==> inputs of 01-01 <==
// soc_top
module soc_top (
    input wire clk,
    input wire reset_n,
    input wire [31:0] cpu_addr,
    input wire [31:0] cpu_data_out,
    input wire cpu_write_enable,
    input wire cpu_read_enable,
    input wire cpu_interrupt_ack,
    output wire [31:0] cpu_data_in,
    output wire [7:0] led_out,
    output wire timer_interrupt,
    output wire [7:0] timer_count,
    output wire [31:0] ram_data_out,
    output wire [7:0] ram_addr_debug
);
    wire timer_select;
    wire led_select;
    wire ram_select;
    wire [31:0] timer_data_out;
    wire timer_ready;
    wire [31:0] led_data_out;
    wire led_ready;
    wire [31:0] ram_data_out_int;
    wire ram_ready;
    assign timer_select = (cpu_addr[31:16] == 16'h4000);   
    assign led_select   = (cpu_addr[31:16] == 16'h4001);   
    assign ram_select   = (cpu_addr[31:16] == 16'h2000);   
    assign cpu_data_in = timer_select ? timer_data_out :
                        led_select   ? led_data_out :
                        ram_select   ? ram_data_out_int :
                        32'h00000000;
    timer_peripheral timer_inst (
        .clk(clk),
        .reset_n(reset_n),
        .addr(cpu_addr[15:0]),
        .data_in(cpu_data_out),
        .data_out(timer_data_out),
        .write_enable(cpu_write_enable & timer_select),
        .read_enable(cpu_read_enable & timer_select),
        .interrupt(timer_interrupt),
        .interrupt_ack(cpu_interrupt_ack),
        .ready(timer_ready),
        .timer_count(timer_count)
    );
    led_gpio_peripheral led_inst (
        .clk(clk),
        .reset_n(reset_n),
        .addr(cpu_addr[15:0]),
        .data_in(cpu_data_out),
        .data_out(led_data_out),
        .write_enable(cpu_write_enable & led_select),
        .read_enable(cpu_read_enable & led_select),
        .led_out(led_out),
        .ready(led_ready)
    );
    memory_peripheral ram_inst (
        .clk(clk),
        .reset_n(reset_n),
        .addr(cpu_addr[15:0]),
        .data_in(cpu_data_out),
        .data_out(ram_data_out_int),
        .write_enable(cpu_write_enable & ram_select),
        .read_enable(cpu_read_enable & ram_select),
        .ready(ram_ready)
    );
    assign ram_data_out = ram_data_out_int;
    assign ram_addr_debug = cpu_addr[7:0];
endmodule
Settings: LEC_CHECK=0, CAP_MARGIN=20, CORE_MARGIN=2, CORE_UTILIZATION=72, CTS_CLUSTER_DIAMETER=318, CTS_CLUSTER_SIZE=37, PLACE_DENSITY=0.35, SETUP_SLACK_MARGIN=1.18, SLEW_MARGIN=20; clock period 4.06 ns.
run.sh (not shown) runs the stock make flow with config.mk's settings and CLKGATE_MAP_FILE=.
==> 04-09 (differences from 01-01) <==
==> flow/config.mk (replaced) <==
export PLATFORM = sky130hd
export DESIGN_NAME = soc_top
export DESIGN_NICKNAME = soc_top
export VERILOG_FILES = /design/flow/design.v
export SDC_FILE = /design/flow/constraint.sdc
export NUM_CORES = 4
export LEC_CHECK = 0
export ABC_AREA = 1
export CAP_MARGIN = 20
export CORE_MARGIN = 2
export CORE_UTILIZATION = 49
export CTS_CLUSTER_DIAMETER = 123
export MIN_ROUTING_LAYER = met1
export PLACE_DENSITY_LB_ADDON = 0.14
export SETUP_SLACK_MARGIN = 1.39
export SLEW_MARGIN = 20
==> flow/constraint.sdc (replaced) <==
create_clock -name core_clock -period 10.8 [get_ports {clk}]
set_input_delay 2.1600 -clock core_clock [delete_from_list [all_inputs] [get_ports {clk}]]
set_output_delay 2.1600 -clock core_clock [all_outputs]
set_load 0.01 [all_outputs]
==> notes <==
- 04-09 completed without violations. 01-01 failed in global routing (5_1_grt) (GRT-0116).
- Synthesized area: 01-01 is smaller than 04-09 (about 3.7%).
- Against 01-01, the synthesized cell count of 04-09 is larger by 74%.
- Die area: 04-09 is larger than 01-01 (about 50%).
==> figures <==
| quantity | 01-01 | 04-09 |
|---|---|---|
| Number of distinct library cells after synthesis | 65 | 44 |
| Global placement routability congestion | 1.004 | 0.8448 |
| Die height | 364.6 um | 449.3 um |
| Net count after synthesis | 6,932 | 12,027 |
| And-or/or-and share of the synthesized area | 0.08584 | 0.1124 |
| Setup slack after placement | -0.3804 ns | 3.653 ns |
| FA/HA/MAJ Cells, Area Fraction | 0.0004010 | 0.0003863 |
| Mean instance size in the synthesized netlist | 13.64 um^2 | 8.127 um^2 |
| Total die size | 132,900 um^2 | 201,900 um^2 |
| Result of the run | stopped before the end | timing/DRC/antenna clean |
| Last stage reached | global routing (5_1_grt) | - |
| Std cell rows | 132 | 163 |
| Synth top area share | 0.5716 | 0.5507 |
| Post-synthesis cell count | 6,860 | 11,955 |
| Placeable core region | 129,300 um^2 | 197,200 um^2 |
| Floorplan utilization | 0.7238 | 0.4926 |
| Cell Area, Synth | 93,600 um^2 | 97,160 um^2 |
| Dpl cells | 8,663 | 13,838 |
| Detail Placement HPWL | 237.1 mm | 165.3 mm |

========
==> v7: inputs <==
==> flow/design.v <==
module timer_peripheral (
    input wire clk,
    input wire reset_n,
    input wire [15:0] addr,
    input wire [31:0] data_in,
    output reg [31:0] data_out,
    input wire write_enable,
    input wire read_enable,
    output reg interrupt,
    input wire interrupt_ack,
    output wire ready,
    output wire [7:0] timer_count
);
    reg [7:0] count_reg;
    reg [7:0] load_value;
    reg timer_enable;
    reg interrupt_enable;
    reg interrupt_flag;
    reg [15:0] prescaler;
    reg [15:0] prescaler_counter;
    localparam TIMER_COUNT_REG = 16'h0000;   
    localparam TIMER_LOAD_REG  = 16'h0004;   
    localparam TIMER_CTRL_REG  = 16'h0008;   
    localparam TIMER_CLEAR_REG = 16'h000C;   
    localparam TIMER_STATUS_REG = 16'h0010;  
    assign ready = 1'b1;
    assign timer_count = count_reg;
    always @(posedge clk or negedge reset_n) begin
        if (!reset_n) begin
            count_reg <= 8'h0F;            
            load_value <= 8'h0F;
            timer_enable <= 1'b1;          
            interrupt_enable <= 1'b1;      
            interrupt_flag <= 1'b0;
            prescaler <= 16'h00FF;         
            prescaler_counter <= 16'h0000;
            interrupt <= 1'b0;
            data_out <= 32'h00000000;
        end else begin
            if (timer_enable) begin
                if (prescaler_counter >= prescaler) begin
                    prescaler_counter <= 16'h0000;
                    if (count_reg == 8'h00) begin
                        interrupt_flag <= 1'b1;
                        if (interrupt_enable) begin
                            interrupt <= 1'b1;
                        end
                        count_reg <= load_value;  
                    end else begin
                        count_reg <= count_reg - 1'b1;
                    end
                end else begin
                    prescaler_counter <= prescaler_counter + 1'b1;
                end
            end
            if (interrupt_ack) begin
                interrupt <= 1'b0;
                interrupt_flag <= 1'b0;
            end
            if (read_enable) begin
                case (addr)
                    TIMER_COUNT_REG: begin
                        data_out <= {24'h000000, count_reg};
                    end
                    TIMER_LOAD_REG: begin
                        data_out <= {24'h000000, load_value};
                    end
                    TIMER_CTRL_REG: begin
                        data_out <= {30'h00000000, interrupt_enable, timer_enable};
                    end
                    TIMER_STATUS_REG: begin
                        data_out <= {31'h00000000, interrupt_flag};
                    end
                    default: begin
                        data_out <= 32'h00000000;
                    end
                endcase
            end else if (write_enable) begin
                case (addr)
                    TIMER_LOAD_REG: begin
                        load_value <= data_in[7:0];
                    end
                    TIMER_CTRL_REG: begin
                        timer_enable <= data_in[0];
                        interrupt_enable <= data_in[1];
                    end
                    TIMER_CLEAR_REG: begin
                        if (data_in[0]) begin
                            interrupt <= 1'b0;
                            interrupt_flag <= 1'b0;
                        end
                    end
                    default: begin
                    end
                endcase
                data_out <= 32'h00000000;
            end else begin
                data_out <= 32'h00000000;
            end
        end
    end
endmodule
module led_gpio_peripheral (
    input wire clk,
    input wire reset_n,
    input wire [15:0] addr,
    input wire [31:0] data_in,
    output reg [31:0] data_out,
    input wire write_enable,
    input wire read_enable,
    output reg [7:0] led_out,
    output wire ready
);
    reg [7:0] led_data_reg;
    reg [7:0] led_direction_reg;   
    reg [7:0] led_input_reg;       
    localparam LED_DATA_REG = 16'h0000;       
    localparam LED_DIR_REG  = 16'h0004;       
    localparam LED_INPUT_REG = 16'h0008;      
    assign ready = 1'b1;
    always @(posedge clk or negedge reset_n) begin
        if (!reset_n) begin
            led_data_reg <= 8'h00;
            led_direction_reg <= 8'hFF;     
            led_out <= 8'h00;
            data_out <= 32'h00000000;
            led_input_reg <= 8'h00;
        end else begin
            led_out <= led_data_reg & led_direction_reg;
            if (read_enable) begin
                case (addr)
                    LED_DATA_REG: begin
                        data_out <= {24'h000000, led_data_reg};
                    end
                    LED_DIR_REG: begin
                        data_out <= {24'h000000, led_direction_reg};
                    end
                    LED_INPUT_REG: begin
                        data_out <= {24'h000000, led_out};
                    end
                    default: begin
                        data_out <= 32'h00000000;
                    end
                endcase
            end else if (write_enable) begin
                case (addr)
                    LED_DATA_REG: begin
                        led_data_reg <= data_in[7:0];
                    end
                    LED_DIR_REG: begin
                        led_direction_reg <= data_in[7:0];
                    end
                    default: begin
                    end
                endcase
                data_out <= 32'h00000000;
            end else begin
                data_out <= 32'h00000000;
            end
        end
    end
endmodule
module memory_peripheral (
    input wire clk,
    input wire reset_n,
    input wire [15:0] addr,
    input wire [31:0] data_in,
    output reg [31:0] data_out,
    input wire write_enable,
    input wire read_enable,
    output wire ready
);
    reg [31:0] ram_memory [0:63];
    reg [5:0] ram_addr;
    integer i;   
    assign ready = 1'b1;
    always @(*) begin
        ram_addr = addr[7:2];   
    end
    always @(posedge clk or negedge reset_n) begin
        if (!reset_n) begin
            data_out <= 32'h00000000;
            for (i = 0; i < 64; i = i + 1) begin
                ram_memory[i] <= 32'h00000000;
            end
        end else begin
            if (write_enable) begin
                ram_memory[ram_addr] <= data_in;
                data_out <= 32'h00000000;   
            end else if (read_enable) begin
                data_out <= ram_memory[ram_addr];
            end else begin
                data_out <= 32'h00000000;
            end
        end
    end
    wire [31:0] mem_loc_0 = ram_memory[0];
    wire [31:0] mem_loc_1 = ram_memory[1];
    wire [31:0] mem_loc_2 = ram_memory[2];
    wire [31:0] mem_loc_3 = ram_memory[3];
endmodule
module soc_top (
    input wire clk,
    input wire reset_n,
    input wire [31:0] cpu_addr,
    input wire [31:0] cpu_data_out,
    input wire cpu_write_enable,
    input wire cpu_read_enable,
    input wire cpu_interrupt_ack,
    output wire [31:0] cpu_data_in,
    output wire [7:0] led_out,
    output wire timer_interrupt,
    output wire [7:0] timer_count,
    output wire [31:0] ram_data_out,
    output wire [7:0] ram_addr_debug
);
    wire timer_select;
    wire led_select;
    wire ram_select;
    wire [31:0] timer_data_out;
    wire timer_ready;
    wire [31:0] led_data_out;
    wire led_ready;
    wire [31:0] ram_data_out_int;
    wire ram_ready;
    assign timer_select = (cpu_addr[31:16] == 16'h4000);   
    assign led_select   = (cpu_addr[31:16] == 16'h4001);   
    assign ram_select   = (cpu_addr[31:16] == 16'h2000);   
    assign cpu_data_in = timer_select ? timer_data_out :
                        led_select   ? led_data_out :
                        ram_select   ? ram_data_out_int :
                        32'h00000000;
    timer_peripheral timer_inst (
        .clk(clk),
        .reset_n(reset_n),
        .addr(cpu_addr[15:0]),
        .data_in(cpu_data_out),
        .data_out(timer_data_out),
        .write_enable(cpu_write_enable & timer_select),
        .read_enable(cpu_read_enable & timer_select),
        .interrupt(timer_interrupt),
        .interrupt_ack(cpu_interrupt_ack),
        .ready(timer_ready),
        .timer_count(timer_count)
    );
    led_gpio_peripheral led_inst (
        .clk(clk),
        .reset_n(reset_n),
        .addr(cpu_addr[15:0]),
        .data_in(cpu_data_out),
        .data_out(led_data_out),
        .write_enable(cpu_write_enable & led_select),
        .read_enable(cpu_read_enable & led_select),
        .led_out(led_out),
        .ready(led_ready)
    );
    memory_peripheral ram_inst (
        .clk(clk),
        .reset_n(reset_n),
        .addr(cpu_addr[15:0]),
        .data_in(cpu_data_out),
        .data_out(ram_data_out_int),
        .write_enable(cpu_write_enable & ram_select),
        .read_enable(cpu_read_enable & ram_select),
        .ready(ram_ready)
    );
    assign ram_data_out = ram_data_out_int;
    assign ram_addr_debug = cpu_addr[7:0];
endmodule
==> flow/run.sh <==
#!/bin/bash
# the make line also repeats each setting of config.mk as NAME=value (left out here)
make -C /OpenROAD-flow-scripts/flow DESIGN_CONFIG=/design/flow/config.mk WORK_HOME=/design/flow/orfs CLKGATE_MAP_FILE= finish
==> flow/config.mk <==
export PLATFORM = sky130hd
export DESIGN_NAME = soc_top
export DESIGN_NICKNAME = soc_top
export VERILOG_FILES = /design/flow/design.v
export SDC_FILE = /design/flow/constraint.sdc
export NUM_CORES = 4
export LEC_CHECK = 0
export CAP_MARGIN = 20
export CORE_MARGIN = 2
export CORE_UTILIZATION = 72
export CTS_CLUSTER_DIAMETER = 354
export CTS_CLUSTER_SIZE = 14
export PLACE_DENSITY_LB_ADDON = 0.0
export SETUP_SLACK_MARGIN = 1.17
export SLEW_MARGIN = 20
==> flow/constraint.sdc <==
create_clock -name core_clock -period 4.07 [get_ports {clk}]
set_input_delay 0.8140 -clock core_clock [delete_from_list [all_inputs] [get_ports {clk}]]
set_output_delay 0.8140 -clock core_clock [all_outputs]
set_load 0.01 [all_outputs]
==> inputs of v13, as changes to v7 <==
==> flow/config.mk (replaced) <==
export PLATFORM = sky130hd
export DESIGN_NAME = soc_top
export DESIGN_NICKNAME = soc_top
export VERILOG_FILES = /design/flow/design.v
export SDC_FILE = /design/flow/constraint.sdc
export NUM_CORES = 4
export LEC_CHECK = 0
export ABC_AREA = 0
export CAP_MARGIN = 10
export CELL_PAD_IN_SITES_GLOBAL_PLACEMENT = 1
export CORE_ASPECT_RATIO = 0.56
export CORE_MARGIN = 5
export CORE_UTILIZATION = 36
export GPL_ROUTABILITY_DRIVEN = 1
export GPL_TIMING_DRIVEN = 0
export MIN_ROUTING_LAYER = met2
export PLACE_DENSITY = 0.72
export SLEW_MARGIN = 20
export TNS_END_PERCENT = 90
==> flow/constraint.sdc (replaced) <==
create_clock -name core_clock -period 9.42 [get_ports {clk}]
set_input_delay 1.8840 -clock core_clock [delete_from_list [all_inputs] [get_ports {clk}]]
set_output_delay 1.8840 -clock core_clock [all_outputs]
set_load 0.01 [all_outputs]
==> inputs of v26, as changes to v7 <==
--- a/flow/config.mk
+++ b/flow/config.mk
@@ -9,7 +9,4 @@
 export CORE_MARGIN = 2
-export CORE_UTILIZATION = 72
-export CTS_CLUSTER_DIAMETER = 354
-export CTS_CLUSTER_SIZE = 14
-export PLACE_DENSITY_LB_ADDON = 0.0
-export SETUP_SLACK_MARGIN = 1.17
+export CORE_UTILIZATION = 35
+export PLACE_DENSITY = 0.5
 export SLEW_MARGIN = 20
==> flow/constraint.sdc (replaced) <==
create_clock -name core_clock -period 10.0 [get_ports {clk}]
set_input_delay 2.0000 -clock core_clock [delete_from_list [all_inputs] [get_ports {clk}]]
set_output_delay 2.0000 -clock core_clock [all_outputs]
set_load 0.01 [all_outputs]
==> notes.md <==
Implementation results. The flow did not finish. Setup fix buffers added after clock tree synthesis landed at 0. In this run, post-CTS hold repair placed 0 buffers. Total global-route track usage over all layers is 0.8944.

The tool reported: "[ERROR GRT-0116] Global routing finished with congestion. Check the congestion regions in the DRC Viewer". Weighted congestion at the end of routability-driven global placement landed at 1.160. The floorplan step set the die height to 391.6 um. Maximum clock insertion buffer count landed at 4. Placement row count landed at 140.

The global routing report lists met3 layer usage as 1.014. Floorplan utilization landed at 0.3608. Once placement finished, the instance area stood at 0.1036 mm^2. CTS buffer count landed at 216. Per the run summary, the flow got no further than 5_1_grt. Number of gates given a new drive strength after cts landed at 0.

Per the GRT log, the top usage layer is met3. Number of placed instances, taps included landed at 10650.
Source of the figures above: v13

==> notes.md <==
Implementation results. The flow did not finish. The flow halted during 5_1_grt. The first error in the log reads "[ERROR GRT-0116] Global routing finished with congestion. Check the congestion regions in the DRC Viewer". Setup fix buffers added after clock tree synthesis landed at 207.

The die is 364.6 um tall. Per the CTS log, the buffer count on the longest clock path is 3. After clock tree synthesis, the flow added hold-fix buffers numbering 1.

Met3 usage in global routing landed at 0.7473. CTS buffer count landed at 171. Floorplan utilization landed at 0.7238. Weighted congestion at the end of routability-driven global placement landed at 0.9998. Number of gates given a new drive strength after cts landed at 1936. Number of placed instances, taps included landed at 8662. For this run, the total global-route usage over all layers was measured as 0.8387.

In this run the core area contains 132 standard-cell rows.
Source of the figures above: v7

==> notes.md <==
The flow completed. Fraction of post-synthesis cell area in the top cell type by area landed at 0.5716. Die outline height landed at 521.1 um. CTS buffer count landed at 231. Overall routing resource usage recorded by global route was 0.3050.

Maximum clock insertion buffer count landed at 3. Placement row count landed at 189. Number of placed instances, taps included landed at 10060. Clock buffer count landed at 364. At the floorplan stage, the core utilization is reported as 0.3525. Number of gates given a new drive strength after cts landed at 0. Yosys stat counts 6860 cells in the synthesized netlist. Maximum level of the CTS H-tree landed at 4.

The most numerous cell type found on the critical path is clkdlybuf4s50_1. The run finished with no timing, DRC or antenna violations. In this run the post-CTS setup repair buffer count came out at 0.
Source of the figures above: v26

